<file path="flow/run.sh">
#!/bin/bash
# the make line also repeats each setting of config.mk as NAME=value (left out here)
make -C /OpenROAD-flow-scripts/flow DESIGN_CONFIG=/design/flow/config.mk WORK_HOME=/design/flow/orfs CLKGATE_MAP_FILE= finish
</file>
<file path="flow/constraint.sdc">
create_clock -name core_clock -period 3.67 [get_ports {clk}]
set_input_delay 0.7340 -clock core_clock [delete_from_list [all_inputs] [get_ports {clk}]]
set_output_delay 0.7340 -clock core_clock [all_outputs]
set_load 0.01 [all_outputs]
</file>
<file path="flow/config.mk">
export PLATFORM = sky130hd
export DESIGN_NAME = fbindct_8bit
export DESIGN_NICKNAME = fbindct_8bit
export VERILOG_FILES = /design/flow/design.v
export SDC_FILE = /design/flow/constraint.sdc
export NUM_CORES = 4
export LEC_CHECK = 0
export ABC_AREA = 1
export CAP_MARGIN = 30
export CELL_PAD_IN_SITES_DETAIL_PLACEMENT = 0
export CORE_MARGIN = 4
export CORE_UTILIZATION = 51
export CTS_CLUSTER_SIZE = 78
export HOLD_SLACK_MARGIN = 0.02
export MAX_ROUTING_LAYER = met5
export PLACE_DENSITY = 0.43
export SETUP_SLACK_MARGIN = 0.04
export SLEW_MARGIN = 20
</file>
<file path="flow/design.v">
`timescale 1ns / 1ps
module fbindct_8bit #(
  parameter IN_WIDTH = 8,                                  
  parameter INT_BITS = 6,                                  
  parameter FRAC_BITS = 6,                                 
  parameter INTER_WIDTH = IN_WIDTH + INT_BITS + FRAC_BITS, 
  parameter OUT_WIDTH = 20                                 
)(
  input                                        clk,
  input                                        rst,
  input signed [8*IN_WIDTH-1:0]                x_in,         
  input                                        ready_in,     
  input                                        load,         
  output                                       valid_out,    
  output signed [8*OUT_WIDTH-1:0]              y_out         
);
parameter [1:0] IDLE = 2'b00;
parameter [1:0] WAIT = 2'b01;
parameter [1:0] SEND = 2'b10;
reg [1:0] state;
parameter [1:0] STAGE1 = 2'b00;
parameter [1:0] STAGE2 = 2'b01;
parameter [1:0] STAGE3 = 2'b10;
parameter [1:0] STAGE4 = 2'b11;
reg [1:0] stage;
reg signed [IN_WIDTH-1:0] x_reg_0, x_reg_1, x_reg_2, x_reg_3, x_reg_4, x_reg_5, x_reg_6, x_reg_7;
reg done;
assign valid_out = done;
always @(posedge clk) begin : state_machine
  if (rst) begin
    state <= IDLE;
    stage <= STAGE1;
    done <= 1'b0;
    x_reg_0 <= 0;
    x_reg_1 <= 0;
    x_reg_2 <= 0;
    x_reg_3 <= 0;
    x_reg_4 <= 0;
    x_reg_5 <= 0;
    x_reg_6 <= 0;
    x_reg_7 <= 0;
  end else begin
    case (state)
      IDLE: begin
        if(load) begin
          x_reg_0 <= x_in[1*IN_WIDTH-1:0*IN_WIDTH];
          x_reg_1 <= x_in[2*IN_WIDTH-1:1*IN_WIDTH];
          x_reg_2 <= x_in[3*IN_WIDTH-1:2*IN_WIDTH];
          x_reg_3 <= x_in[4*IN_WIDTH-1:3*IN_WIDTH];
          x_reg_4 <= x_in[5*IN_WIDTH-1:4*IN_WIDTH];
          x_reg_5 <= x_in[6*IN_WIDTH-1:5*IN_WIDTH];
          x_reg_6 <= x_in[7*IN_WIDTH-1:6*IN_WIDTH];
          x_reg_7 <= x_in[8*IN_WIDTH-1:7*IN_WIDTH];
          state <= WAIT;
        end
      end
      WAIT: begin
        case (stage)
          STAGE1: begin 
            stage <= STAGE2;
            done <= 1'b0;
          end
          STAGE2: stage <= STAGE3;
          STAGE3: stage <= STAGE4;
          STAGE4: begin 
            state <= SEND;
            stage <= STAGE1;
            done <= 1'b1;
          end
          default : begin 
            stage <= STAGE1;
          end
        endcase
      end
      SEND: begin
        if(ready_in) begin
          state <= IDLE;
          done <= 1'b0;
        end
      end
      default: state <= IDLE;
    endcase
  end
end
reg signed [INTER_WIDTH-1:0] a_reg_0, a_reg_1, a_reg_2, a_reg_3, a_reg_4, a_reg_5, a_reg_6, a_reg_7;
wire signed [INTER_WIDTH-1:0] a_wire_0, a_wire_1, a_wire_2, a_wire_3, a_wire_4, a_wire_5, a_wire_6, a_wire_7;
assign a_wire_0 = (x_reg_0 + x_reg_7) << FRAC_BITS;
assign a_wire_1 = (x_reg_1 + x_reg_6) << FRAC_BITS;
assign a_wire_2 = (x_reg_2 + x_reg_5) << FRAC_BITS;
assign a_wire_3 = (x_reg_3 + x_reg_4) << FRAC_BITS;
assign a_wire_4 = (x_reg_3 - x_reg_4) << FRAC_BITS;
assign a_wire_5 = (x_reg_2 - x_reg_5) << FRAC_BITS;
assign a_wire_6 = (x_reg_1 - x_reg_6) << FRAC_BITS;
assign a_wire_7 = (x_reg_0 - x_reg_7) << FRAC_BITS;
always @(posedge clk) begin : stage1
  if(rst) begin
    a_reg_0 <= 0;
    a_reg_1 <= 0;
    a_reg_2 <= 0;
    a_reg_3 <= 0;
    a_reg_4 <= 0;
    a_reg_5 <= 0;
    a_reg_6 <= 0;
    a_reg_7 <= 0;
  end else if(stage == STAGE1) begin
    a_reg_0 <= a_wire_0;
    a_reg_1 <= a_wire_1;
    a_reg_2 <= a_wire_2;
    a_reg_3 <= a_wire_3;
    a_reg_4 <= a_wire_4;
    a_reg_5 <= a_wire_5;
    a_reg_6 <= a_wire_6;
    a_reg_7 <= a_wire_7;
  end
end
reg signed [INTER_WIDTH-1:0] b_reg_0, b_reg_1;
wire signed [INTER_WIDTH-1:0] b_wire_0, b_wire_1;
assign b_wire_0 = (a_reg_5>>>2) + (a_reg_5>>>3) + a_reg_6;             
assign b_wire_1 = (b_wire_0>>>1) + (b_wire_0>>>3) - a_reg_5;           
always @(posedge clk) begin : stage2
  if(rst) begin
    b_reg_0 <= 0;
    b_reg_1 <= 0;
  end else if(stage == STAGE2) begin
    b_reg_0 <= b_wire_0;
    b_reg_1 <= b_wire_1;
  end
end
reg signed [INTER_WIDTH-1:0] c_reg_0, c_reg_1, c_reg_2, c_reg_3, c_reg_4, c_reg_5, c_reg_6, c_reg_7;
wire signed [INTER_WIDTH-1:0] c_wire_0, c_wire_1, c_wire_2, c_wire_3, c_wire_4, c_wire_5, c_wire_6, c_wire_7;
assign c_wire_0 = a_reg_0 + a_reg_3;
assign c_wire_1 = a_reg_2 + a_reg_1;
assign c_wire_2 = a_reg_1 - a_reg_2;
assign c_wire_3 = a_reg_0 - a_reg_3;
assign c_wire_4 = a_reg_4 + b_reg_1;
assign c_wire_5 = a_reg_4 - b_reg_1;
assign c_wire_6 = a_reg_7 - b_reg_0;
assign c_wire_7 = b_reg_0 + a_reg_7;
always @(posedge clk) begin : stage3 
  if(rst) begin
    c_reg_0 <= 0;
    c_reg_1 <= 0;
    c_reg_2 <= 0;
    c_reg_3 <= 0;
    c_reg_4 <= 0;
    c_reg_5 <= 0;
    c_reg_6 <= 0;
    c_reg_7 <= 0;
  end else if(stage == STAGE3) begin
    c_reg_0 <= c_wire_0;
    c_reg_1 <= c_wire_1;
    c_reg_2 <= c_wire_2;
    c_reg_3 <= c_wire_3;
    c_reg_4 <= c_wire_4;
    c_reg_5 <= c_wire_5;
    c_reg_6 <= c_wire_6;
    c_reg_7 <= c_wire_7;
  end
end
reg signed [INTER_WIDTH-1:0] d_reg_0, d_reg_1, d_reg_2, d_reg_3, d_reg_4, d_reg_5, d_reg_6;
wire signed [INTER_WIDTH-1:0] d_wire_0, d_wire_1, d_wire_2, d_wire_3, d_wire_4, d_wire_5, d_wire_6;
assign d_wire_0 = c_reg_0 + c_reg_1;                                          
assign d_wire_1 = (d_wire_0>>>1) - c_reg_1;                                   
assign d_wire_2 = c_reg_2 - ((c_reg_3>>>2) + (c_reg_3>>>3));                 
assign d_wire_3 = c_reg_3 + (d_wire_2>>>2) + (d_wire_2>>>3);                 
assign d_wire_4 = c_reg_4 - (c_reg_7>>>3);                                    
assign d_wire_5 = c_reg_5 + (c_reg_6>>>1) + (c_reg_6>>>2) + (c_reg_6>>>3);  
assign d_wire_6 = c_reg_6 - (d_wire_5>>>1);                                   
always @(posedge clk) begin : stage4 
  if(rst) begin
    d_reg_0 <= 0;
    d_reg_1 <= 0;
    d_reg_2 <= 0;
    d_reg_3 <= 0;
    d_reg_4 <= 0;
    d_reg_5 <= 0;
    d_reg_6 <= 0;
  end else if(stage == STAGE4) begin
    d_reg_0 <= d_wire_0;
    d_reg_1 <= d_wire_1;
    d_reg_2 <= d_wire_2;
    d_reg_3 <= d_wire_3;
    d_reg_4 <= d_wire_4;
    d_reg_5 <= d_wire_5;
    d_reg_6 <= d_wire_6;
  end
end
reg [INTER_WIDTH-1:0] c_reg7_delay;
always @(posedge clk) begin : delay_c_reg
  if (rst) begin
    c_reg7_delay <= 1'b0;
  end else begin
    c_reg7_delay <= c_reg_7;
  end
end
assign y_out[1*OUT_WIDTH-1:0*OUT_WIDTH] = d_reg_0;
assign y_out[2*OUT_WIDTH-1:1*OUT_WIDTH] = c_reg7_delay;
assign y_out[3*OUT_WIDTH-1:2*OUT_WIDTH] = d_reg_3;
assign y_out[4*OUT_WIDTH-1:3*OUT_WIDTH] = d_reg_6;
assign y_out[5*OUT_WIDTH-1:4*OUT_WIDTH] = d_reg_1;
assign y_out[6*OUT_WIDTH-1:5*OUT_WIDTH] = d_reg_5;
assign y_out[7*OUT_WIDTH-1:6*OUT_WIDTH] = d_reg_2;
assign y_out[8*OUT_WIDTH-1:7*OUT_WIDTH] = d_reg_4;
endmodule
</file>
==> metrics.csv, run 1 <==
stage,metric,value,unit
synthesis,xor_share_synth,6.47,%
status,run_status,"complete, but fails checks",
setup_path,timing.reg2reg.worst_path_depth,25,
sta,period_utilisation_layout,115,%
synthesis,synth_area_leader_cell,dfxtp_1,
setup_path,cp-endpoint,d_reg_3[17],
sta,finalMaxSlewViolations,0,
clock_tree,clock-root-buffer,clkbuf_16,
pwr,top_power_group,combinational cells,
synthesis,synth.top_cells.by_area,"dfxtp_1 29%, ha_1 13%, inv_1 9.4%",
setup_path,timing.critical_path.buf_inv,4,
floorplanning,design.die.area,63700,um2
global_route,grt_max_degree,208,
setup_path,worst_ep_arrival_time,4.79,ns
synthesis,avgSynthCellArea,7.24,um2
placement,port-buffer-count,208,
setup_path,endpoint_kind,register,
pwr,power-per-cell-area,875,nW/um2
finish,fin_nets,5170,
finish,area_growth_syn_to_layout,31.3,%
pwr,total_leakage_power,20.1,nW
run,tool_warnings,121,
clock_tree,cts_tree,yes,
synthesis,synth_flop_count,435,
placement,post_detail_place_hpwl,69100,um
status,failed_checks,negative setup slack,
pwr,power.sequential.fraction,15.5,%
sta,tightest_slew,1.41,ns
global_route,grt_use_total,26.8,%
setup_path,crit_fanout,4,
pwr,vdd_drop_max,1.21,mV
pwr,power_switching_share,43.1,%
synthesis,yosys_most_used_dff,dfxtp_1,
setup_path,worstSetupStartpointType,register,
setup_path,timing.critical_path.slowest_cell_delay,0.55,ns
clock_tree,cts.reportedPaths.clkPinSlew,0.06,ns
sta,slew_headroom,5.74,%
route,viasPerCell,5.01,
floorplanning,die_extent_in_x,252,um
worst_hold_path,hold-path-endpoint,c_reg_0[15],
synthesis,post_synth_main_logic_family,AND-OR/OR-AND gates,
sta,whs,0.473,ns
clock_tree,cts-root-to-sink-buffers,3,
setup_path,dominant_delay_contributor_by_cell_family_on_the_critical_path,adder cells,
global_route,grt_pass1_vias,25772,
route,drt-pass1-iter-count,5,
placement,dpl-instance-area,36300,um2
global_route,grt_first_pass_wirelength,138000,um
setup_path,crit_start,c_reg_3[10],
setup_path,cpMaxStageDelayCell,fa_1,
sta,setup_viol,31,
route,drt_first_iter_violations,1579,
global_route,globalRoute.totalOverflow,0,
synthesis,yosysWarningCount,1,
synthesis,ys_async_sr_fraction,0,%
sta,finalHoldViolCount,0,
placement,gp_congestion,0.893,
finish,area.combinational,20200,um2
worst_hold_path,hold-path-cell-count,2,
sta,rsz0062_at_grt,yes,
synthesis,yosys.cell_count.top_type,inv_1,
finish,postLayoutCellArea,40000,um2
synthesis,top_cell_types_by_occurrence_after_synthesis,"764 x inv_1, 466 x nand2_1, 462 x nor2_1",
synthesis,syn_area,30500,um2
sta,final_period_minus_worst_setup_slack,4.24,ns
synthesis,synthMuxAreaShare,0,%
worst_hold_path,hp-class,reg2reg,
run,drv.max_cap_violation_count,0,
route,drc,0,
pwr,clock_net_power,5.68,mW
finish,filler_cell_count,5172,
pwr,power.combinational.fraction,68.2,%
synthesis,post_synth_simple_gate_area,15.3,%
sta,achievable-frequency,236,MHz
pwr,p_comb,23.9,mW
setup_path,worstSetupPathDepth,25,
synthesis,edff_count_synth,0,
synthesis,synth.lib_cells_used.distinct,55,
setup_path,timing.setup.critical_path_class,reg2reg,
synthesis,yosys.area.top_type_share,28.6,%
sta,worst_clock_skew,0.0330,ns
finish,layout.core_utilization,67.6,%
synthesis,ys_cells,4205,
sta,final_critical_path_setup_slack,-0.566,ns
clock_tree,cts_buffers,50,
floorplanning,ioPinCount,229,
floorplanning,fp_util,51.5,%
clock_tree,clock_sinks,435,
route,final_antenna_net_count,0,
floorplanning,core_area,59100,um2
pwr,power_report.internal_total,19.9,mW
pwr,p_sw,15.1,mW
setup_path,worstReg2RegStart,c_reg_3[10],
pwr,totalPowerFinal,35.0,mW
setup_path,rrSetupSlack,-0.57,ns
pwr,powerSeq,5.44,mW
synthesis,synth_compound_gate_area_share,19.2,%
worst_hold_path,hold_path_startpoint,c_reg_0[15],
setup_path,crit-reg2reg-capture,d_reg_3[17],
setup_path,worst-endpoint-required,4.23,ns
synthesis,synthCells,4205,
synthesis,yosysChipArea,30500,um2
floorplanning,core.rowCount,89,
floorplanning,die_y,252,um
finish,flop_area,8750,um2
synthesis,synth_sequential_area_ratio,28.6,%
route,postRouteWirelength,89000,um
synthesis,yosys.area_share.adder,18.4,%
route,routed-via-count,27678,
clock_tree,clock_latency,0.63,ns
route,post_drt_wl_per_cell,16.1,um
pwr,p_clk_share,16.2,%
global_route,initial_antenna_violation_count,1,
clock_tree,h-tree-depth,2,
## per-layer routing
layer  up-vias  share of wire [%]  track usage [%]
met1     12521                 48             38.7
met4         0                3.1             8.05
met2       566                 44             42.3
met5         -                  0                0
met3       114                4.3             3.20
li1      14477                  -                -
## repair_timing
action | 4_1_cts | 5_1_grt
setup buffers | 20 | 33
hold buffers | 0 | 0
gates cloned | 0 | 0
pin swaps | 81 | 124
resized | 133 | 198
endpoints found under the setup margin | 37 | 47
endpoints found under the hold margin | 0 | 0
## per-stage QoR
| stage | setup WS, ns | cells | TNS, ns |
|---|---|---|---|
| after floorplan | -0.351 | 4224 | -2.35 |
| after global placement | -0.576 | 5376 | -9.45 |
| after detailed placement | -0.633 | 5377 | -10.89 |
| after CTS | -0.530 | 5490 | -8.45 |
| after global routing | -0.755 | 5521 | -15.65 |
| final | -0.566 | 5522 | -8.87 |
## final cells by class
class                      instances  area share [%]
multi-input combinational       2841            50.5
sequential                       435            21.9
timing repair buffer             609            13.1
inverter                         770            7.29
clock buffer                      62            3.47
tap                              773            2.42
clock inverter                    31            1.25
antenna                            1         0.00626
==> run 2: changes to the inputs <==
Settings changed: CAP_MARGIN 30 to 15, CELL_PAD_IN_SITES_GLOBAL_PLACEMENT set to 0, CORE_ASPECT_RATIO set to 0.72, CORE_MARGIN 4 to 2, CORE_UTILIZATION 51 to 44, CTS_CLUSTER_SIZE 78 to unset, GPL_TIMING_DRIVEN set to 1, HOLD_SLACK_MARGIN 0.02 to unset, MAX_ROUTING_LAYER met5 to unset, PLACE_DENSITY 0.43 to unset, PLACE_DENSITY_LB_ADDON set to 0.13, SETUP_SLACK_MARGIN 0.04 to unset.
Clock period 3.67 ns to 4.9 ns, I/O delays scaled along.
==> run 2 against run 1 <==
The run now finishes clean. Non-clock buffer count fell by 362. Via count decreased by 4.5%. Critical path depth fell by 1. Maximum frequency decreased by 7.5%. Die size rose by 12%. Utilization is 16 points lower. Sequential cell count did not move. Clock-buffer cell count is 2 lower. First-iteration DRC count rose by 17%. Sequential share of layout area rose by 2.9 points. Clock skew down 0.0033 ns. Hold slack worse by 0.0036 ns.
==> metrics.csv, run 2 <==
stage,metric,value,unit
synthesis,synthMuxAreaShare,0,%
route,routed-via-count,26419,
setup_path,crit_fanout,4,
route,post_drt_wl_per_cell,16.5,um
run,tool_warnings,114,
synthesis,avgSynthCellArea,7.24,um2
synthesis,yosysWarningCount,1,
finish,layout.cells.non_filler,5293,
synthesis,ys_cells,4205,
route,num_antenna_cells,0,
setup_path,cp_cell_sequence,inv_1 -> buf_4 -> fa_1 -> ha_1 -> nand2_1 -> clkinv_1 -> nand3_1 -> o21ai_1 -> xor2_1 -> inv_1 -> fa_1 -> inv_1 -> ha_1 -> a21o_1 -> o21ai_0 -> o211ai_1 -> nor2_2 -> nor3_2 -> nor2_1 -> o21ai_1 -> or2_2 -> nand3_1 -> nand2_1 -> inv_1,
synthesis,synth_compound_gate_area_share,19.2,%
synthesis,ys_async_sr_fraction,0,%
floorplanning,core.rowCount,81,
sta,slew_headroom,29.4,%
synthesis,top_cell_types_by_occurrence_after_synthesis,"764 x inv_1, 466 x nand2_1, 462 x nor2_1",
clock_tree,clock-root-buffer,clkbuf_16,
finish,area_growth_syn_to_layout,15.2,%
synthesis,edff_count_synth,0,
global_route,globalRoute.totalOverflow,0,
status,run_status,"complete, no violations",
sta,setup_viol,0,
pwr,totalPowerFinal,18.3,mW
clock_tree,clock_sinks,435,
pwr,powerSeq,4.09,mW
worst_hold_path,hp-class,reg2reg,
clock_tree,holdBufCountCts,0,
setup_path,cp_common_cell,inv_1,
synthesis,synth.top_cells.by_area,"dfxtp_1 29%, ha_1 13%, inv_1 9.4%",
placement,gp_congestion,0.887,
synthesis,yosys.area.top_type_share,28.6,%
setup_path,timing.setup.critical_path_class,reg2reg,
floorplanning,core_area,68200,um2
setup_path,dominant_delay_contributor_by_cell_family_on_the_critical_path,adder cells,
clock_tree,cts.reportedPaths.clkPinSlew,0.06,ns
sta,finalMaxSlewViolations,0,
pwr,total_leakage_power,17.8,nW
route,final_antenna_net_count,0,
sta,period_utilisation_layout,93.4,%
floorplanning,die_y,227,um
finish,fin_nets,4806,
setup_path,timing.critical_path.buf_inv,6,
route,drt-pass1-iter-count,6,
setup_path,crit-reg2reg-capture,d_reg_3[17],
clock_tree,cts_buffers,48,
sta,tightest_slew,1.06,ns
floorplanning,design.die.area,71400,um2
pwr,vdd_drop_max,0.563,mV
finish,filler_cell_count,6810,
sta,totalNegativeSetupSlack,0,ns
pwr,power-per-cell-area,521,nW/um2
clock_tree,cts_tree,yes,
route,viasPerCell,4.99,
synthesis,yosys_most_used_dff,dfxtp_1,
setup_path,cpMaxStageDelayCell,fa_1,
floorplanning,die_extent_in_x,314,um
pwr,power_report.internal_total,9.84,mW
synthesis,post_synth_main_logic_family,AND-OR/OR-AND gates,
placement,post_detail_place_hpwl,67900,um
setup_path,timing.critical_path.slowest_cell_delay,0.49,ns
setup_path,timing.reg2reg.worst_path_depth,24,
setup_path,worstReg2RegStart,c_reg_3[10],
sta,achievable-frequency,218,MHz
floorplanning,ioPinCount,229,
pwr,p_sw,8.44,mW
setup_path,worst-endpoint-required,5.47,ns
setup_path,cp-endpoint,d_reg_3[17],
global_route,grt_use_total,24.5,%
route,postRouteWirelength,87300,um
synthesis,synth_area_leader_cell,dfxtp_1,
global_route,grt_first_pass_wirelength,138000,um
global_route,initial_antenna_violation_count,0,
synthesis,yosys.cell_count.top_type,inv_1,
pwr,top_power_group,combinational cells,
worst_hold_path,hold_path_startpoint,b_reg_0[19],
setup_path,rrSetupSlack,0.32,ns
synthesis,synth_sequential_area_ratio,28.6,%
pwr,clock_net_power,3.81,mW
global_route,grt_pass1_vias,24908,
setup_path,crit_start,c_reg_3[10],
sta,whs,0.469,ns
floorplanning,fp_util,44.7,%
sta,rsz0062_at_grt,yes,
synthesis,yosys.area_share.adder,18.4,%
clock_tree,clock_latency,0.64,ns
sta,worst_clock_skew,0.0297,ns
placement,port-buffer-count,208,
global_route,grt_max_degree,137,
setup_path,worst_ep_arrival_time,5.14,ns
pwr,power.combinational.fraction,56.8,%
clock_tree,cts-root-to-sink-buffers,3,
synthesis,synth.lib_cells_used.distinct,55,
synthesis,synthCells,4205,
pwr,power.sequential.fraction,22.3,%
sta,finalHoldViolCount,0,
worst_hold_path,hold-path-endpoint,b_reg_0[19],
placement,placed_cells,5203,
setup_path,worstSetupPathDepth,24,
route,drc,0,
run,drv.max_cap_violation_count,0,
worst_hold_path,hold-path-cell-count,2,
pwr,power_switching_share,46.2,%
sta,final_period_minus_worst_setup_slack,4.58,ns
clock_tree,h-tree-depth,2,
pwr,p_clk_share,20.9,%
synthesis,yosysChipArea,30500,um2
setup_path,worstSetupStartpointType,register,
synthesis,post_synth_simple_gate_area,15.3,%
setup_path,endpoint_kind,register,
synthesis,syn_area,30500,um2
route,drt_first_iter_violations,1849,
pwr,p_comb,10.4,mW
synthesis,synth_flop_count,435,
synthesis,xor_share_synth,6.47,%
finish,layout.core_utilization,51.4,%
==> run 2: metrics by stage <==
step	cell area, um2	setup WS (ns)
detailed placement	33300	0.126
global route	35100	-0.0310
CTS	34900	0.0819
global placement	33300	0.178
floorplan	30500	0.593
finish	35100	0.322
==> run 2: layer usage <==
layer / vias to the layer above / routed length (um) / global-route usage [%]
li1: 13739 / - / -
met1: 12056 / 44600 / 36.5
met2: 539 / 35900 / 36.6
met3: 85 / 5320 / 4.41
met4: 0 / 1490 / 5.02
met5: - / 0 / 0
==> run 2: area by class of cell <==
cell class,instances,area (um2),area share [%]
Sequential cell,435,8720,24.8
Clock inverter,27,335,0.956
Timing Repair Buffer,247,2420,6.89
Tap cell,913,1140,3.26
Multi-Input combinational cell,2841,18300,52.1
Clock buffer,60,1300,3.69
Inverter,770,2900,8.26
==> run 2: timing repair <==
item,CTS,global route
buffers inserted,0,3
endpoints found under the setup margin,0,14
gates resized,0,35
==> run 3: changes to the inputs <==
Settings changed: CAP_MARGIN 15 to 30, CELL_PAD_IN_SITES_GLOBAL_PLACEMENT 0 to unset, CORE_ASPECT_RATIO 0.72 to unset, CORE_MARGIN 2 to 4, CORE_UTILIZATION 44 to 68, CTS_CLUSTER_SIZE set to 78, GPL_TIMING_DRIVEN 1 to unset, HOLD_SLACK_MARGIN set to 0.3, MAX_ROUTING_LAYER set to met5, PLACE_DENSITY set to 0.36, PLACE_DENSITY_LB_ADDON 0.13 to unset, SETUP_SLACK_MARGIN set to 0.91.
Clock period 4.9 ns to 3.67 ns, I/O delays scaled along.
==> run 3 against run 2 <==
The flow now stops in global routing (5_1_grt). Synthesized cell count unchanged. Synthesized area is the same. Die size fell by 32%.
==> metrics.csv, run 3 <==
stage,metric,value,unit
floorplanning,design.die.area,48200,um2
synthesis,synth_sequential_area_ratio,28.6,%
clock_tree,h-tree-depth,2,
clock_tree,cts-root-to-sink-buffers,3,
floorplanning,die_extent_in_x,220,um
synthesis,ys_async_sr_fraction,0,%
floorplanning,core.rowCount,77,
synthesis,avgSynthCellArea,7.24,um2
synthesis,xor_share_synth,6.47,%
synthesis,yosys.cell_count.top_type,inv_1,
floorplanning,ioPinCount,229,
placement,post-place-ws,-0.582,ns
synthesis,synthMuxAreaShare,0,%
synthesis,synthCells,4205,
synthesis,synth_area_leader_cell,dfxtp_1,
synthesis,top_cell_types_by_occurrence_after_synthesis,"764 x inv_1, 466 x nand2_1, 462 x nor2_1",
synthesis,synth.lib_cells_used.distinct,55,
floorplanning,die_y,220,um
synthesis,synth_compound_gate_area_share,19.2,%
placement,port-buffer-count,208,
floorplanning,fp_util,68.9,%
placement,gp_congestion,0.965,
synthesis,yosys.area_share.adder,18.4,%
clock_tree,clock_sinks,435,
synthesis,yosysChipArea,30500,um2
synthesis,yosys_most_used_dff,dfxtp_1,
clock_tree,holdBufCountCts,0,
status,haltStage,global routing (5_1_grt),
floorplanning,core_area,44200,um2
status,run_status,aborted with a tool error,
synthesis,post_synth_simple_gate_area,15.3,%
synthesis,edff_count_synth,0,
synthesis,post_synth_main_logic_family,AND-OR/OR-AND gates,
synthesis,syn_area,30500,um2
clock_tree,clock-root-buffer,clkbuf_16,
clock_tree,cts_buffers,47,
placement,post_detail_place_hpwl,67500,um
synthesis,yosysWarningCount,1,
synthesis,ys_cells,4205,
synthesis,yosys.area.top_type_share,28.6,%
synthesis,synth_flop_count,435,
synthesis,synth.top_cells.by_area,"dfxtp_1 29%, ha_1 13%, inv_1 9.4%",
[run 3: timing repair]
action	4_1_cts
gates resized	315
buffers inserted	68
pin swaps	162
endpoints found under the setup margin	83
[run 3: through the flow]
step / utilization (%) / hold slack [ns] / setup TNS [ns] / cells / cell area, um2
2_1_floorplan: - / 0.399 / -2.66 / 4224 / 31700
3_5_place_dp: 81.7 / 0.465 / -10.0 / 5163 / 36100
4_1_cts: 89.9 / 0.481 / -9.25 / 5319 / 39800
3_3_place_gp: 81.7 / 0.461 / -7.65 / 5163 / 36100
==> run 4: changes to the inputs <==
Settings changed: CORE_MARGIN 4 to 2, CORE_UTILIZATION 68 to 72, CTS_CLUSTER_SIZE 78 to 74, HOLD_SLACK_MARGIN 0.3 to 0.28, PLACE_DENSITY 0.36 to 0.35, SETUP_SLACK_MARGIN 0.91 to 0.04.
Clock period 3.67 ns to 4.14 ns, I/O delays scaled along.
==> run 4 against run 3 <==
Now fails the layout checks on negative setup slack. Synthesized cell count is the same. Synthesized area is the same. Die size shrank 8.9%.
==> metrics.csv, run 4 <==
stage,metric,value,unit
synthesis,ys_cells,4205,
synthesis,yosys.area_share.adder,18.4,%
pwr,p_clk_share,14.7,%
setup_path,timing.setup.critical_path_class,reg2reg,
placement,post_detail_place_hpwl,65500,um
placement,dpl-instance-area,34200,um2
pwr,p_sw,14.8,mW
global_route,groute.layer.met2.usage,68.4,%
placement,port-buffer-count,208,
global_route,grt_use_total,41.2,%
synthesis,synth.top_cells.by_area,"dfxtp_1 29%, ha_1 13%, inv_1 9.4%",
floorplanning,core.rowCount,75,
route,viasPerCell,6.30,
setup_path,cp_cell_sequence,inv_2 -> fa_1 -> inv_2 -> ha_4 -> nand2_4 -> nor2_4 -> a21oi_4 -> o21ai_2 -> buf_4 -> xor2_4 -> fa_1 -> ha_4 -> buf_4 -> nand2_1 -> buf_4 -> nor2_1 -> nand4_1 -> nor2_1 -> a21oi_1 -> xor2_1 -> o21ai_1 -> inv_1,
setup_path,worst-endpoint-required,4.67,ns
worst_hold_path,hp-class,reg2reg,
sta,tightest_slew,0.949,ns
synthesis,avgSynthCellArea,7.24,um2
clock_tree,cts_buffers,46,
pwr,power_report.internal_total,16.6,mW
synthesis,synthMuxAreaShare,0,%
synthesis,top_cell_types_by_occurrence_after_synthesis,"764 x inv_1, 466 x nand2_1, 462 x nor2_1",
worst_hold_path,hold_path_startpoint,c_reg_0[17],
synthesis,synth_flop_count,435,
setup_path,cp_common_cell,buf_4,
setup_path,cp-endpoint,b_reg_1[19],
clock_tree,h-tree-depth,2,
global_route,grt_most_used_layer,met2,
clock_tree,cts.reportedPaths.clkPinSlew,0.07,ns
pwr,powerSeq,4.89,mW
setup_path,timing.reg2reg.worst_path_depth,22,
run,drv.max_cap_violation_count,0,
floorplanning,die_y,210,um
pwr,power.combinational.fraction,69.8,%
setup_path,worstReg2RegStart,a_reg_1[6],
run,tool_warnings,120,
setup_path,crit_fanout,3,
pwr,power_switching_share,47.0,%
floorplanning,core_area,41900,um2
sta,achievable-frequency,194,MHz
synthesis,post_synth_simple_gate_area,15.3,%
synthesis,synth_area_leader_cell,dfxtp_1,
finish,filler_cell_count,1813,
global_route,grt_util_met1,51.5,%
synthesis,yosys_most_used_dff,dfxtp_1,
global_route,grt_util_met3,6.75,%
placement,placed_cells,5007,
setup_path,crit-reg2reg-capture,b_reg_1[19],
pwr,clock_net_power,4.61,mW
synthesis,yosys.cell_count.top_type,inv_1,
finish,layout.core_utilization,90.5,%
pwr,p_comb,21.9,mW
status,failed_checks,negative setup slack,
global_route,grt_max_degree,157,
sta,worst_clock_skew,0.0530,ns
synthesis,xor_share_synth,6.47,%
synthesis,synth_compound_gate_area_share,19.2,%
synthesis,yosysWarningCount,1,
setup_path,worstSetupStartpointType,register,
setup_path,timing.critical_path.buf_inv,6,
synthesis,synth_sequential_area_ratio,28.6,%
route,routed-via-count,32465,
clock_tree,clock_sinks,435,
setup_path,rrSetupSlack,-1.01,ns
synthesis,ys_async_sr_fraction,0,%
status,run_status,"complete, but fails checks",
global_route,grt_first_pass_wirelength,146000,um
setup_path,cpMaxStageDelayCell,fa_1,
synthesis,synthCells,4205,
pwr,top_power_group,combinational cells,
clock_tree,holdBufCountCts,0,
placement,gp_congestion,0.974,
clock_tree,cts_tree,yes,
route,postRouteWirelength,110000,um
clock_tree,clock_latency,0.65,ns
sta,rsz0062_at_grt,yes,
sta,final_critical_path_setup_slack,-1.01,ns
sta,setup_viol,28,
setup_path,crit_start,a_reg_1[6],
finish,fin_nets,5034,
route,post_drt_wl_per_cell,21.4,um
setup_path,endpoint_kind,register,
finish,area_growth_syn_to_layout,24.3,%
global_route,initial_antenna_violation_count,4,
pwr,power.sequential.fraction,15.6,%
setup_path,worstSetupPathDepth,22,
global_route,globalRoute.totalOverflow,0,
setup_path,timing.critical_path.slowest_cell_delay,0.55,ns
finish,layout.cells.non_filler,5150,
worst_hold_path,hold-path-cell-count,2,
sta,period_utilisation_layout,124,%
floorplanning,fp_util,72.8,%
floorplanning,design.die.area,44000,um2
synthesis,yosys.area.top_type_share,28.6,%
setup_path,dominant_delay_contributor_by_cell_family_on_the_critical_path,adder cells,
synthesis,syn_area,30500,um2
global_route,grt_pass1_vias,28491,
route,drt_first_iter_violations,4555,
synthesis,yosysChipArea,30500,um2
route,drc,0,
clock_tree,clock-root-buffer,clkbuf_16,
route,final_antenna_net_count,0,
synthesis,edff_count_synth,0,
synthesis,post_synth_main_logic_family,AND-OR/OR-AND gates,
sta,slew_headroom,36.6,%
sta,finalMaxSlewViolations,0,
setup_path,worst_ep_arrival_time,5.69,ns
sta,final_period_minus_worst_setup_slack,5.15,ns
pwr,power-per-cell-area,829,nW/um2
floorplanning,die_extent_in_x,210,um
pwr,vdd_drop_max,1.45,mV
route,drt-pass1-iter-count,9,
pwr,total_leakage_power,19.2,nW
worst_hold_path,hold-path-endpoint,c_reg_0[17],
floorplanning,ioPinCount,229,
finish,postLayoutCellArea,37900,um2
pwr,totalPowerFinal,31.4,mW
sta,finalHoldViolCount,0,
clock_tree,cts-root-to-sink-buffers,3,
synthesis,synth.lib_cells_used.distinct,55,
run 4: layout make-up:
cell class	instances	area (um2)	area share, %
diodes	2	5.00	0.0132
repair buffers	477	4230	11.2
inverters	770	2910	7.67
multi-input cells	2841	19700	52.0
clock inverters	22	328	0.865
well taps	539	674	1.78
flip-flops and latches	435	8740	23.1
clock buffers	64	1310	3.46
run 4: repair_timing:
action	4_1_cts	5_1_grt
buffers inserted	24	32
resized	149	220
gates cloned	0	0
setup endpoints to repair	25	32
pin swaps	59	117
hold endpoints to repair	0	0
run 4: per-stage QoR:
step	setup WS, ns	hold WS (ns)	TNS (ns)
after global routing	-1.07	0.499	-12.93
after CTS	-0.206	0.473	-0.716
after floorplan	0.0131	0.399	0
final	-1.01	0.473	-9.35
after global placement	-0.192	0.454	-0.861
after detailed placement	-0.330	0.463	-3.26
run 4: routing by layer:
metal	vias up	share of wire (%)
li1	14184	-
met1	14848	35
met2	2598	44
met3	833	11
met4	2	9.2
met5	-	0.0082
==> run 5: changes to the inputs <==
Settings changed: ABC_AREA 1 to unset, CAP_MARGIN 30 to 20, CELL_PAD_IN_SITES_DETAIL_PLACEMENT 0 to 1, CELL_PAD_IN_SITES_GLOBAL_PLACEMENT set to 0, CORE_UTILIZATION 72 to 67, CTS_CLUSTER_DIAMETER set to 384, CTS_CLUSTER_SIZE 74 to 90, GPL_TIMING_DRIVEN set to 0, HOLD_SLACK_MARGIN 0.28 to unset, MAX_ROUTING_LAYER met5 to met4, PLACE_DENSITY 0.35 to unset, PLACE_DENSITY_LB_ADDON set to 0.14, SETUP_SLACK_MARGIN 0.04 to unset, SLEW_MARGIN 20 to 10, TNS_END_PERCENT set to 65.
Clock period 4.14 ns to 10.0 ns, I/O delays scaled along.
==> run 5 against run 4 <==
The run now fails in detailed placement (3_5_place_dp). Die size increased by 0.95%. Synthesized area decreased by 6.0%. Synthesized cell count decreased by 18%.
==> metrics.csv, run 5 <==
stage,metric,value,unit
synthesis,edff_count_synth,0,
status,run_status,aborted with a tool error,
placement,port-buffer-count,207,
synthesis,synthCells,3446,
synthesis,synth_area_leader_cell,dfxtp_1,
synthesis,syn_area,28600,um2
synthesis,yosysChipArea,28600,um2
floorplanning,die_extent_in_x,211,um
synthesis,synth_sequential_area_ratio,30.4,%
floorplanning,core.rowCount,75,
floorplanning,ioPinCount,229,
synthesis,ys_async_sr_fraction,0,%
synthesis,synth_flop_count,435,
synthesis,post_synth_main_logic_family,adder cells,
synthesis,yosys.area_share.adder,19.8,%
synthesis,yosys.area.top_type_share,30.4,%
synthesis,avgSynthCellArea,8.31,um2
synthesis,synthMuxAreaShare,4.20,%
floorplanning,die_y,211,um
synthesis,xor_share_synth,6.98,%
synthesis,ys_cells,3446,
status,haltStage,detailed placement (3_5_place_dp),
floorplanning,fp_util,68.1,%
synthesis,top_cell_types_by_occurrence_after_synthesis,"506 x nor2_1, 435 x dfxtp_1, 372 x inv_1",
floorplanning,core_area,42000,um2
synthesis,yosys_most_used_dff,dfxtp_1,
status,flow.first_error,[ERROR DPL-0033] detailed placement checks failed during check placement.,
floorplanning,design.die.area,44400,um2
synthesis,synth.lib_cells_used.distinct,74,
placement,gp_congestion,0.998,
synthesis,yosysWarningCount,1,
synthesis,synth.top_cells.by_area,"dfxtp_1 30%, ha_1 13%, nor2_1 6.6%",
synthesis,synth_compound_gate_area_share,17.2,%
synthesis,yosys.cell_count.top_type,nor2_1,
synthesis,post_synth_simple_gate_area,13.9,%
==> run 6: changes to the inputs <==
Settings changed: ABC_AREA set to 0, CAP_MARGIN 20 to 10, CELL_PAD_IN_SITES_GLOBAL_PLACEMENT 0 to 2, CORE_ASPECT_RATIO set to 1.61, CORE_MARGIN 2 to 4, CORE_UTILIZATION 67 to 17, CTS_CLUSTER_DIAMETER 384 to unset, CTS_CLUSTER_SIZE 90 to 55, GPL_ROUTABILITY_DRIVEN set to 0, GPL_TIMING_DRIVEN 0 to unset, HOLD_SLACK_MARGIN set to -0.09, MIN_ROUTING_LAYER set to met2, PLACE_DENSITY_LB_ADDON 0.14 to 0.19, SLEW_MARGIN 10 to 0, TNS_END_PERCENT 65 to unset.
Clock period 10.0 ns to 8.47 ns, I/O delays scaled along.
==> run 6 against run 5 <==
The run now finishes clean. Synthesized area stayed put. Synthesized cell count stayed put. Die size went up to 3.9 times the previous value.
==> metrics.csv, run 6 <==
stage,metric,value,unit
synthesis,synth_compound_gate_area_share,17.2,%
setup_path,dominant_delay_contributor_by_cell_family_on_the_critical_path,adder cells,
placement,post_detail_place_hpwl,81300,um
floorplanning,core_area,167000,um2
global_route,grt_pass1_vias,37704,
sta,tightest_slew,1.07,ns
finish,filler_cell_count,19645,
global_route,grt_first_pass_wirelength,159000,um
clock_tree,cts_tree,yes,
setup_path,timing.critical_path.buf_inv,2,
route,post_drt_wl_per_cell,18.5,um
run,tool_warnings,113,
setup_path,timing.critical_path.slowest_cell_delay,0.51,ns
synthesis,yosys.area.top_type_share,30.4,%
pwr,power.combinational.fraction,49.9,%
synthesis,synth_flop_count,435,
pwr,power-per-cell-area,283,nW/um2
finish,layout.cells.non_filler,5832,
route,viasPerCell,5.56,
clock_tree,cts.reportedPaths.clkPinSlew,0.07,ns
pwr,power_switching_share,42.8,%
synthesis,yosys_most_used_dff,dfxtp_1,
setup_path,timing.setup.critical_path_class,reg2reg,
pwr,totalPowerFinal,9.87,mW
pwr,vdd_drop_max,0.173,mV
synthesis,yosys.cell_count.top_type,nor2_1,
status,run_status,"complete, no violations",
finish,fin_nets,4037,
clock_tree,clock-root-buffer,clkbuf_16,
pwr,power_report.internal_total,5.65,mW
placement,dpl-instance-area,33000,um2
sta,totalNegativeSetupSlack,0,ns
synthesis,synth.lib_cells_used.distinct,74,
clock_tree,clock_latency,0.66,ns
pwr,p_comb,4.92,mW
clock_tree,cts-root-to-sink-buffers,3,
global_route,grt_use_total,18.8,%
floorplanning,die_extent_in_x,331,um
sta,slew_headroom,27.9,%
sta,achievable-frequency,163,MHz
synthesis,yosys.area_share.adder,19.8,%
worst_hold_path,hold-path-endpoint,c_reg7_delay[13],
placement,post-place-ws,2.37,ns
synthesis,post_synth_main_logic_family,adder cells,
pwr,powerSeq,2.37,mW
floorplanning,design.die.area,175000,um2
sta,rsz0062_at_grt,no,
setup_path,worst_ep_arrival_time,6.72,ns
global_route,initial_antenna_violation_count,1,
finish,area_growth_syn_to_layout,21.9,%
synthesis,syn_area,28600,um2
synthesis,avgSynthCellArea,8.31,um2
route,drt-pass1-iter-count,5,
clock_tree,clock_sinks,435,
synthesis,yosysChipArea,28600,um2
floorplanning,ioPinCount,229,
pwr,p_clk_share,26.0,%
sta,setup_viol,0,
route,drc,0,
setup_path,worstSetupPathDepth,22,
sta,period_utilisation_layout,72.6,%
setup_path,crit-reg2reg-capture,d_reg_6[19],
synthesis,yosysWarningCount,1,
global_route,globalRoute.totalOverflow,0,
synthesis,synth_sequential_area_ratio,30.4,%
setup_path,worst-endpoint-required,9.04,ns
floorplanning,die_y,529,um
synthesis,synth.top_cells.by_area,"dfxtp_1 30%, ha_1 13%, nor2_1 6.6%",
route,final_antenna_net_count,0,
setup_path,cp-endpoint,d_reg_6[19],
clock_tree,h-tree-depth,2,
synthesis,top_cell_types_by_occurrence_after_synthesis,"506 x nor2_1, 435 x dfxtp_1, 372 x inv_1",
setup_path,worstReg2RegStart,c_reg_6[4],
setup_path,endpoint_kind,register,
finish,layout.core_utilization,20.9,%
synthesis,xor_share_synth,6.98,%
pwr,top_power_group,combinational cells,
sta,whs,0.469,ns
run,drv.max_cap_violation_count,0,
finish,postLayoutCellArea,34900,um2
route,drt_first_iter_violations,2254,
setup_path,crit_start,c_reg_6[4],
worst_hold_path,hp-class,reg2reg,
sta,final_critical_path_setup_slack,2.32,ns
synthesis,ys_cells,3446,
pwr,power.sequential.fraction,24.1,%
synthesis,post_synth_simple_gate_area,13.9,%
route,routed-via-count,32414,
pwr,p_sw,4.22,mW
pwr,clock_net_power,2.57,mW
floorplanning,fp_util,17.2,%
sta,worst_clock_skew,0.0259,ns
synthesis,ys_async_sr_fraction,0,%
synthesis,synthMuxAreaShare,4.20,%
pwr,total_leakage_power,13.8,nW
synthesis,synthCells,3446,
floorplanning,core.rowCount,190,
sta,finalMaxSlewViolations,0,
setup_path,cp_cell_sequence,inv_1 -> fa_1 -> fa_1 -> inv_1 -> ha_1 -> a211oi_1 -> o21bai_2 -> a21oi_1 -> xor2_1 -> ha_1 -> a21o_1 -> a21oi_1 -> nor3b_1 -> a21oi_1 -> maj3_2 -> maj3_2 -> o21a_1 -> o211ai_2 -> o211ai_2 -> maj3_2 -> a2111o_1 -> o221ai_1,
clock_tree,holdBufCountCts,0,
global_route,grt_max_degree,129,
sta,finalHoldViolCount,0,
setup_path,worstSetupStartpointType,register,
synthesis,synth_area_leader_cell,dfxtp_1,
sta,final_period_minus_worst_setup_slack,6.15,ns
clock_tree,cts_buffers,54,
finish,area.combinational,17900,um2
setup_path,timing.reg2reg.worst_path_depth,22,
clock_tree,cts-resized-gates,0,
synthesis,edff_count_synth,0,
route,postRouteWirelength,108000,um
finish,flop_area,8720,um2
placement,port-buffer-count,208,
placement,placed_cells,5725,
setup_path,cpMaxStageDelayCell,dfxtp_1,
setup_path,crit_fanout,7,
setup_path,rrSetupSlack,2.32,ns
clock_tree,postCtsSetupRepairBufs,0,
worst_hold_path,hold-path-cell-count,2,
worst_hold_path,hold_path_startpoint,c_reg_7[13],
[run 6: area by class of cell]
cell class,instances,share of cell area [%]
repair buffers,225,6.44
flip-flops and latches,435,25.0
well taps,2208,7.92
inverters,373,4.02
diodes,9,0.0646
multi-input cells,2485,51.2
clock buffers,68,4.23
clock inverters,29,1.14
[run 6: metal layers]
| layer | wire [um] | track usage (%) | share of wire, % | up-vias |
|---|---|---|---|---|
| met2 | 60600 | 22.4 | 56 | 8811 |
| met5 | 0 | - | 0 | - |
| met4 | 2390 | 2.38 | 2.2 | 0 |
| met1 | 0 | - | 0 | 11812 |
| li1 | - | - | - | 11611 |
| met3 | 44600 | 24.4 | 41 | 180 |
==> run 7: changes to the inputs <==
Settings changed: CAP_MARGIN 10 to 20, CELL_PAD_IN_SITES_DETAIL_PLACEMENT 1 to 2, TNS_END_PERCENT set to 70.
==> run 7 against run 6 <==
Still clean on timing, DRC and antenna. Register-to-register slack worse by 0.03 ns. Combinational power increased by 1%. Synthesized cell count stayed put. Synthesized area unchanged. Power increased by 1.0%. Critical endpoint unchanged. Largest power group unchanged.
==> metrics.csv, run 7 <==
stage,metric,value,unit
status,run_status,"complete, no violations",
setup_path,worstReg2RegStart,c_reg_6[4],
placement,port-buffer-count,208,
sta,slew_headroom,33.0,%
floorplanning,core_area,167000,um2
synthesis,synthCells,3446,
finish,layout.core_utilization,20.9,%
setup_path,endpoint_kind,register,
setup_path,crit-reg2reg-capture,d_reg_6[19],
synthesis,ys_async_sr_fraction,0,%
clock_tree,clock-root-buffer,clkbuf_16,
global_route,grt_pass1_vias,38686,
pwr,vdd_drop_max,0.149,mV
route,drc,0,
finish,area_growth_syn_to_layout,22.1,%
synthesis,post_synth_main_logic_family,adder cells,
sta,achievable-frequency,162,MHz
run,tool_warnings,112,
sta,rsz0062_at_grt,no,
synthesis,synth_area_leader_cell,dfxtp_1,
synthesis,ys_cells,3446,
synthesis,synth_compound_gate_area_share,17.2,%
clock_tree,cts.reportedPaths.clkPinSlew,0.07,ns
synthesis,yosys.area_share.adder,19.8,%
route,met2_length,63100,um
clock_tree,holdBufCountCts,0,
setup_path,crit_fanout,7,
pwr,power.combinational.fraction,49.9,%
sta,period_utilisation_layout,73.0,%
clock_tree,h-tree-depth,2,
floorplanning,die_y,529,um
route,wl_met1,0,um
setup_path,crit_start,c_reg_6[4],
worst_hold_path,hold-path-cell-count,2,
synthesis,avgSynthCellArea,8.31,um2
setup_path,timing.critical_path.buf_inv,2,
synthesis,yosys.cell_count.top_type,nor2_1,
synthesis,synth.lib_cells_used.distinct,74,
setup_path,rrSetupSlack,2.29,ns
sta,whs,0.429,ns
floorplanning,core.rowCount,190,
sta,tightest_slew,0.997,ns
pwr,top_power_group,combinational cells,
synthesis,xor_share_synth,6.98,%
setup_path,worst-endpoint-required,9.08,ns
clock_tree,cts-root-to-sink-buffers,3,
pwr,power_report.internal_total,5.68,mW
pwr,clock_net_power,2.62,mW
worst_hold_path,hold-path-endpoint,c_reg7_delay[11],
floorplanning,fp_util,17.2,%
global_route,globalRoute.totalOverflow,0,
pwr,total_leakage_power,13.9,nW
setup_path,worst_ep_arrival_time,6.79,ns
floorplanning,die_extent_in_x,331,um
clock_tree,clock_sinks,435,
sta,setup_viol,0,
synthesis,synth_sequential_area_ratio,30.4,%
pwr,p_comb,4.98,mW
floorplanning,ioPinCount,229,
synthesis,syn_area,28600,um2
sta,final_period_minus_worst_setup_slack,6.18,ns
setup_path,timing.critical_path.slowest_cell_delay,0.51,ns
pwr,powerSeq,2.38,mW
pwr,p_clk_share,26.2,%
route,post_drt_wl_per_cell,19.0,um
synthesis,synth.top_cells.by_area,"dfxtp_1 30%, ha_1 13%, nor2_1 6.6%",
route,drt-pass1-iter-count,7,
global_route,grt_use_total,19.5,%
pwr,power_switching_share,43.1,%
pwr,power-per-cell-area,285,nW/um2
setup_path,cp_cell_sequence,inv_1 -> fa_1 -> fa_1 -> inv_1 -> ha_1 -> a211oi_1 -> o21bai_2 -> a21oi_1 -> xor2_1 -> ha_1 -> a21o_1 -> a21oi_1 -> nor3b_1 -> a21oi_1 -> maj3_2 -> maj3_2 -> o21a_1 -> o211ai_2 -> o211ai_2 -> maj3_2 -> a2111o_1 -> o221ai_1,
clock_tree,cts_tree,yes,
pwr,power.sequential.fraction,23.9,%
synthesis,post_synth_simple_gate_area,13.9,%
route,viasPerCell,5.59,
global_route,initial_antenna_violation_count,0,
sta,finalMaxSlewViolations,0,
route,met3_length,45300,um
setup_path,worstSetupPathDepth,22,
route,top_layer_used,met4,
route,drt_first_iter_violations,2334,
route,final_antenna_net_count,0,
sta,totalNegativeSetupSlack,0,ns
route,postRouteWirelength,111000,um
clock_tree,clock_latency,0.69,ns
finish,postLayoutCellArea,34900,um2
synthesis,synthMuxAreaShare,4.20,%
synthesis,yosys_most_used_dff,dfxtp_1,
worst_hold_path,hold_path_startpoint,c_reg_7[11],
sta,finalHoldViolCount,0,
clock_tree,postCtsSetupRepairBufs,0,
global_route,grt_first_pass_wirelength,166000,um
pwr,p_sw,4.30,mW
floorplanning,design.die.area,175000,um2
clock_tree,cts-resized-gates,0,
run,drv.max_cap_violation_count,0,
synthesis,yosysWarningCount,1,
setup_path,worstSetupStartpointType,register,
synthesis,edff_count_synth,0,
setup_path,dominant_delay_contributor_by_cell_family_on_the_critical_path,adder cells,
placement,post_detail_place_hpwl,83900,um
sta,worst_clock_skew,0.0605,ns
route,routed-via-count,32579,
setup_path,timing.setup.critical_path_class,reg2reg,
setup_path,timing.reg2reg.worst_path_depth,22,
setup_path,cpMaxStageDelayCell,dfxtp_1,
synthesis,synth_flop_count,435,
global_route,grt_max_degree,129,
synthesis,yosys.area.top_type_share,30.4,%
synthesis,yosysChipArea,28600,um2
finish,fin_nets,4040,
synthesis,top_cell_types_by_occurrence_after_synthesis,"506 x nor2_1, 435 x dfxtp_1, 372 x inv_1",
setup_path,cp-endpoint,d_reg_6[19],
placement,dpl-instance-area,33000,um2
clock_tree,cts_buffers,55,
worst_hold_path,hp-class,reg2reg,
==> run 7: metrics by stage <==
stage / power, mW / setup WS [ns] / instances
4_1_cts: 10.1 / 2.30 / 5825
3_3_place_gp: 7.33 / 2.43 / 5725
2_1_floorplan: 5.89 / 2.94 / 3465
3_5_place_dp: 7.41 / 2.34 / 5725
6_report: 9.97 / 2.29 / 5832
5_1_grt: 11.0 / 1.84 / 5828
==> run 7: final cells by class <==
type	instances	area, um2
well taps	2208	2760
diodes	4	10.0
inverters	373	1400
flip-flops and latches	435	8720
multi-input cells	2485	17900
repair buffers	227	2250
fillers	19334	132000
clock buffers	76	1580
clock inverters	24	365
==> run 7: metal layers <==
metal / global-route usage [%] / vias up
met5: - / -
met4: 2.32 / 0
met3: 25.2 / 186
met2: 23.4 / 8959
met1: - / 11819
li1: - / 11615
==> run 8: changes to the inputs <==
Settings changed: ABC_AREA 0 to unset, CELL_PAD_IN_SITES_DETAIL_PLACEMENT 2 to unset, CELL_PAD_IN_SITES_GLOBAL_PLACEMENT 2 to unset, CORE_ASPECT_RATIO 1.61 to unset, CORE_MARGIN 4 to 2, CORE_UTILIZATION 17 to 66, CTS_CLUSTER_DIAMETER set to 104, CTS_CLUSTER_SIZE 55 to unset, GPL_ROUTABILITY_DRIVEN 0 to unset, HOLD_SLACK_MARGIN -0.09 to unset, MAX_ROUTING_LAYER met4 to unset, MIN_ROUTING_LAYER met2 to unset, PLACE_DENSITY_LB_ADDON 0.19 to unset, SLEW_MARGIN 0 to 20, TNS_END_PERCENT 70 to unset.
Clock period 8.47 ns to 4.41 ns, I/O delays scaled along.
==> run 8 against run 7 <==
Combinational power rose to 2.8 times the previous value. Sequential share of layout area shrank 0.51 points. First-iteration DRC count is 19% lower. Now fails the layout checks on negative setup slack. Design area grew 2.4%.
==> metrics.csv, run 8 <==
stage,metric,value,unit
sta,slew_headroom,24.6,%
sta,setup_viol,24,
global_route,grt_first_pass_wirelength,124000,um
synthesis,yosysWarningCount,1,
synthesis,synth_area_leader_cell,dfxtp_1,
placement,placed_cells,4348,
route,postRouteWirelength,81600,um
setup_path,worst_ep_arrival_time,5.80,ns
status,failed_checks,negative setup slack,
synthesis,edff_count_synth,0,
clock_tree,clock_sinks,435,
setup_path,timing.critical_path.slowest_cell_delay,0.55,ns
floorplanning,core_area,43000,um2
clock_tree,holdBufCountCts,0,
synthesis,yosys.area_share.adder,19.8,%
synthesis,avgSynthCellArea,8.31,um2
route,final_antenna_net_count,0,
global_route,globalRoute.totalOverflow,0,
pwr,p_clk_share,18.1,%
clock_tree,cts.reportedPaths.clkPinSlew,0.06,ns
sta,finalMaxSlewViolations,0,
setup_path,crit_fanout,3,
sta,finalHoldViolCount,0,
floorplanning,die_y,212,um
setup_path,worstSetupStartpointType,register,
synthesis,top_cell_types_by_occurrence_after_synthesis,"506 x nor2_1, 435 x dfxtp_1, 372 x inv_1",
route,post_drt_wl_per_cell,18.2,um
pwr,total_leakage_power,15.3,nW
pwr,p_sw,9.08,mW
pwr,totalPowerFinal,22.6,mW
global_route,grt_use_total,34.2,%
setup_path,worstSetupPathDepth,20,
clock_tree,clock_latency,0.60,ns
route,viasPerCell,5.72,
pwr,power.combinational.fraction,61.9,%
synthesis,ys_async_sr_fraction,0,%
finish,fin_nets,4317,
worst_hold_path,hold-path-cell-count,2,
clock_tree,clock-root-buffer,clkbuf_16,
setup_path,timing.critical_path.buf_inv,0,
global_route,grt_pass1_vias,24492,
sta,achievable-frequency,189,MHz
sta,tightest_slew,1.13,ns
synthesis,synthCells,3446,
worst_hold_path,hold-path-endpoint,c_reg7_delay[15],
synthesis,yosys.cell_count.top_type,nor2_1,
sta,totalNegativeSetupSlack,-9.40,ns
worst_hold_path,hp-class,reg2reg,
worst_hold_path,hold_path_startpoint,c_reg_7[15],
route,drc,0,
clock_tree,cts_tree,yes,
setup_path,cp-endpoint,d_reg_6[19],
setup_path,dominant_delay_contributor_by_cell_family_on_the_critical_path,adder cells,
placement,post_detail_place_hpwl,58300,um
synthesis,synth.top_cells.by_area,"dfxtp_1 30%, ha_1 13%, nor2_1 6.6%",
synthesis,synth_compound_gate_area_share,17.2,%
setup_path,cp_cell_sequence,fa_1 -> fa_1 -> fa_2 -> a211oi_2 -> o21bai_2 -> a21oi_2 -> xor2_2 -> ha_1 -> a21o_1 -> a21oi_2 -> nor3b_4 -> a21oi_1 -> maj3_2 -> maj3_2 -> o32a_1 -> o211ai_2 -> o211ai_2 -> maj3_2 -> a2111o_1 -> o221ai_1,
sta,final_critical_path_setup_slack,-0.874,ns
synthesis,ys_cells,3446,
synthesis,synth.lib_cells_used.distinct,74,
sta,worst_clock_skew,0.0240,ns
setup_path,crit-reg2reg-capture,d_reg_6[19],
status,run_status,"complete, but fails checks",
floorplanning,ioPinCount,229,
synthesis,synth_sequential_area_ratio,30.4,%
setup_path,cp_common_cell,maj3_2,
floorplanning,die_extent_in_x,212,um
synthesis,yosysChipArea,28600,um2
clock_tree,h-tree-depth,2,
sta,final_period_minus_worst_setup_slack,5.28,ns
route,drt_first_iter_violations,1902,
floorplanning,design.die.area,45000,um2
run,drv.max_cap_violation_count,0,
pwr,clock_net_power,4.09,mW
synthesis,synth_flop_count,435,
setup_path,timing.reg2reg.worst_path_depth,20,
pwr,power_switching_share,40.2,%
global_route,groute.layer.met2.usage,58.0,%
run,tool_warnings,120,
setup_path,rrSetupSlack,-0.87,ns
pwr,vdd_drop_max,1.02,mV
sta,period_utilisation_layout,120,%
clock_tree,cts-root-to-sink-buffers,3,
setup_path,endpoint_kind,register,
pwr,power_report.internal_total,13.5,mW
synthesis,post_synth_main_logic_family,adder cells,
synthesis,post_synth_simple_gate_area,13.9,%
pwr,power.sequential.fraction,20.0,%
global_route,grt_max_degree,195,
finish,layout.cells.non_filler,4476,
floorplanning,core.rowCount,76,
setup_path,worstReg2RegStart,c_reg_5[2],
synthesis,xor_share_synth,6.98,%
finish,filler_cell_count,2668,
global_route,initial_antenna_violation_count,2,
pwr,powerSeq,4.51,mW
global_route,grt_util_met3,4.95,%
global_route,grt_most_used_layer,met2,
route,routed-via-count,25602,
placement,port-buffer-count,208,
placement,post-place-ws,-0.951,ns
pwr,p_comb,14.0,mW
finish,area_growth_syn_to_layout,24.9,%
route,drt-pass1-iter-count,5,
finish,layout.core_utilization,83.2,%
clock_tree,cts_buffers,46,
synthesis,synthMuxAreaShare,4.20,%
floorplanning,fp_util,66.6,%
sta,rsz0062_at_grt,yes,
setup_path,worst-endpoint-required,4.92,ns
synthesis,yosys.area.top_type_share,30.4,%
pwr,power-per-cell-area,632,nW/um2
synthesis,syn_area,28600,um2
setup_path,crit_start,c_reg_5[2],
synthesis,yosys_most_used_dff,dfxtp_1,
setup_path,cpMaxStageDelayCell,fa_1,
pwr,top_power_group,combinational cells,
setup_path,timing.setup.critical_path_class,reg2reg,
placement,gp_congestion,0.948,
global_route,grt_util_met1,44.1,%
-- run 8: per-layer routing --
| metal | up-vias | part of all wire (%) |
|---|---|---|
| li1 | 12286 | - |
| met1 | 12182 | 42 |
| met2 | 919 | 48 |
| met3 | 213 | 6.5 |
| met4 | 2 | 4.2 |
| met5 | - | 0.016 |
-- run 8: per-stage QoR --
| stage | hold slack, ns | instance area (um2) |
|---|---|---|
| after floorplan | 0.431 | 29000 |
| after global placement | 0.447 | 33100 |
| after detailed placement | 0.451 | 33100 |
| after CTS | 0.460 | 35100 |
| after global routing | 0.487 | 35800 |
| final | 0.465 | 35800 |
-- run 8: repair_timing --
action                                  4_1_cts  5_1_grt
gates resized                                66      108
endpoints found under the setup margin       24       32
setup buffers                                27       22
pin swaps                                    77       65
-- run 8: final cells by class --
type / instances / area [um2] / share of cell area, %
Inverter: 373 / 1410 / 3.94
Tap cell: 585 / 732 / 2.05
Antenna cell: 1 / 2.50 / 0.00700
Clock buffer: 61 / 1340 / 3.75
Sequential cell: 435 / 8740 / 24.5
Timing Repair Buffer: 513 / 4440 / 12.4
Clock inverter: 23 / 244 / 0.682
Multi-Input combinational cell: 2485 / 18800 / 52.7
==> run 9: changes to the inputs <==
Settings changed: ABC_AREA set to 0, CAP_MARGIN 20 to 10, CELL_PAD_IN_SITES_DETAIL_PLACEMENT set to 1, CORE_MARGIN 2 to 4, CORE_UTILIZATION 66 to 17, CTS_CLUSTER_DIAMETER 104 to unset, CTS_CLUSTER_SIZE set to 78, HOLD_SLACK_MARGIN set to -0.09, MAX_ROUTING_LAYER set to met4, MIN_ROUTING_LAYER set to met2, PLACE_DENSITY_LB_ADDON set to 0.19, SETUP_SLACK_MARGIN set to 1.13, SLEW_MARGIN 20 to 35.
Clock period 4.41 ns to 4.79 ns, I/O delays scaled along.
==> run 9 against run 8 <==
Highest routed layer is now met4. Die size increased to 3.9 times the previous value. Largest cell class unchanged. Power grew 1.9%. Still fails the layout checks on negative setup slack. Utilization fell by 60 points. Design area increased by 11%. Hold slack got worse by 0.0040 ns.
==> metrics.csv, run 9 <==
stage,metric,value,unit
synthesis,edff_count_synth,0,
synthesis,synth_sequential_area_ratio,30.4,%
setup_path,worstSetupStartpointType,register,
synthesis,ys_cells,3446,
pwr,power.combinational.fraction,59.6,%
setup_path,timing.critical_path.slowest_cell_delay,0.56,ns
setup_path,crit_fanout,3,
synthesis,yosysChipArea,28600,um2
setup_path,cp-endpoint,d_reg_6[19],
clock_tree,clock_sinks,435,
placement,gp_congestion,0.806,
clock_tree,cts-root-to-sink-buffers,3,
run,drv.max_cap_violation_count,0,
clock_tree,cts_buffers,58,
placement,placed_cells,5896,
floorplanning,design.die.area,175000,um2
sta,finalHoldViolCount,0,
floorplanning,ioPinCount,229,
synthesis,yosys.area_share.adder,19.8,%
sta,worst_clock_skew,0.0237,ns
sta,setup_viol,6,
synthesis,synth.top_cells.by_area,"dfxtp_1 30%, ha_1 13%, nor2_1 6.6%",
setup_path,cpMaxStageDelayCell,fa_1,
setup_path,cp_cell_sequence,fa_1 -> fa_2 -> fa_2 -> a211oi_2 -> o21bai_2 -> a21oi_2 -> xor2_2 -> ha_1 -> a21o_1 -> a21oi_2 -> nor3b_4 -> a21oi_2 -> maj3_2 -> maj3_2 -> o32a_1 -> o211ai_2 -> o211ai_2 -> maj3_2 -> a2111o_1 -> o221ai_2,
sta,achievable-frequency,191,MHz
route,post_drt_wl_per_cell,17.3,um
synthesis,synth_compound_gate_area_share,17.2,%
sta,final_critical_path_setup_slack,-0.449,ns
status,run_status,"complete, but fails checks",
setup_path,timing.critical_path.buf_inv,0,
setup_path,worstReg2RegStart,c_reg_5[2],
setup_path,crit_start,c_reg_5[2],
floorplanning,core.rowCount,150,
global_route,globalRoute.totalOverflow,0,
synthesis,synth_flop_count,435,
synthesis,top_cell_types_by_occurrence_after_synthesis,"506 x nor2_1, 435 x dfxtp_1, 372 x inv_1",
floorplanning,die_y,418,um
pwr,power_report.internal_total,13.7,mW
sta,rsz0062_at_grt,yes,
setup_path,worst-endpoint-required,5.38,ns
setup_path,worstSetupPathDepth,20,
worst_hold_path,hp-class,reg2reg,
setup_path,worst_ep_arrival_time,5.83,ns
route,drt_first_iter_violations,2244,
route,final_antenna_net_count,0,
floorplanning,die_extent_in_x,418,um
sta,finalMaxSlewViolations,0,
pwr,p_clk_share,22.1,%
placement,port-buffer-count,208,
worst_hold_path,hold-path-cell-count,2,
clock_tree,clock-root-buffer,clkbuf_16,
floorplanning,fp_util,17.1,%
clock_tree,cts_tree,yes,
synthesis,post_synth_simple_gate_area,13.9,%
finish,area_growth_syn_to_layout,38.2,%
pwr,p_comb,13.7,mW
global_route,grt_max_degree,160,
finish,filler_cell_count,19491,
worst_hold_path,hold_path_startpoint,d_reg_4[14],
worst_hold_path,hold-path-endpoint,d_reg_4[14],
synthesis,synth.lib_cells_used.distinct,74,
pwr,clock_net_power,5.09,mW
pwr,powerSeq,4.21,mW
synthesis,synthCells,3446,
route,drt-pass1-iter-count,5,
pwr,power-per-cell-area,582,nW/um2
status,failed_checks,negative setup slack,
synthesis,xor_share_synth,6.98,%
clock_tree,h-tree-depth,2,
pwr,power.sequential.fraction,18.3,%
route,postRouteWirelength,105000,um
pwr,top_power_group,combinational cells,
global_route,grt_pass1_vias,39347,
sta,final_period_minus_worst_setup_slack,5.24,ns
pwr,power_switching_share,40.5,%
pwr,p_sw,9.32,mW
synthesis,synthMuxAreaShare,4.20,%
clock_tree,clock_latency,0.68,ns
synthesis,synth_area_leader_cell,dfxtp_1,
setup_path,crit-reg2reg-capture,d_reg_6[19],
route,routed-via-count,33941,
synthesis,avgSynthCellArea,8.31,um2
finish,layout.cells.non_filler,6102,
finish,fin_nets,4308,
synthesis,syn_area,28600,um2
pwr,total_leakage_power,15.9,nW
placement,post_detail_place_hpwl,78800,um
placement,post-place-ws,-0.684,ns
sta,slew_headroom,37.2,%
synthesis,yosys_most_used_dff,dfxtp_1,
setup_path,timing.setup.critical_path_class,reg2reg,
sta,tightest_slew,0.942,ns
global_route,grt_use_total,18.5,%
synthesis,yosys.area.top_type_share,30.4,%
route,drc,0,
sta,period_utilisation_layout,109,%
synthesis,yosysWarningCount,1,
clock_tree,cts.reportedPaths.clkPinSlew,0.06,ns
synthesis,ys_async_sr_fraction,0,%
floorplanning,core_area,167000,um2
setup_path,timing.reg2reg.worst_path_depth,20,
synthesis,post_synth_main_logic_family,adder cells,
pwr,vdd_drop_max,0.445,mV
run,tool_warnings,118,
route,viasPerCell,5.56,
global_route,grt_first_pass_wirelength,157000,um
synthesis,yosys.cell_count.top_type,nor2_1,
global_route,initial_antenna_violation_count,0,
setup_path,endpoint_kind,register,
setup_path,dominant_delay_contributor_by_cell_family_on_the_critical_path,adder cells,
setup_path,rrSetupSlack,-0.45,ns
[run 9: what timing repair did]
action	CTS	global route
pin swaps	156	128
buffers inserted	70	23
endpoints found under the hold margin	0	0
resized	240	184
endpoints found under the setup margin	60	81
hold buffers	0	0
[run 9: final cells by class]
| type | count | area [um2] | area share (%) |
|---|---|---|---|
| multi-input combinational | 2485 | 20000 | 50.5 |
| clock buffer | 75 | 1690 | 4.27 |
| tap | 2204 | 2760 | 6.97 |
| sequential | 435 | 8770 | 22.2 |
| timing repair buffer | 492 | 4430 | 11.2 |
| clock inverter | 35 | 505 | 1.28 |
| inverter | 373 | 1430 | 3.62 |
| antenna | 3 | 7.51 | 0.0190 |
[run 9: stage by stage]
stage	hold slack, ns	setup TNS, ns	util (%)	power [mW]	cell area, um2
after global placement	0.442	-2.02	20.7	14.3	34700
after floorplan	0.431	-0.326	-	11.1	29100
after detailed placement	0.440	-3.02	20.8	14.4	34700
after global routing	0.474	-4.42	23.7	24.8	39600
final	0.461	-1.70	23.7	23.0	39600
after CTS	0.461	-1.72	23.0	21.9	38500
[run 9: routing by layer]
metal | part of all wire (%) | wire length (um) | GRT usage [%] | vias to the layer above
met3 | 47 | 49200 | 28.0 | 233
met1 | 0 | 0 | - | 12372
met4 | 2.4 | 2560 | 1.82 | 0
li1 | - | - | - | 12155
met2 | 51 | 53500 | 19.1 | 9181
met5 | 0 | 0 | - | -
No activity file was given, so power comes from the tool's default toggle rates.
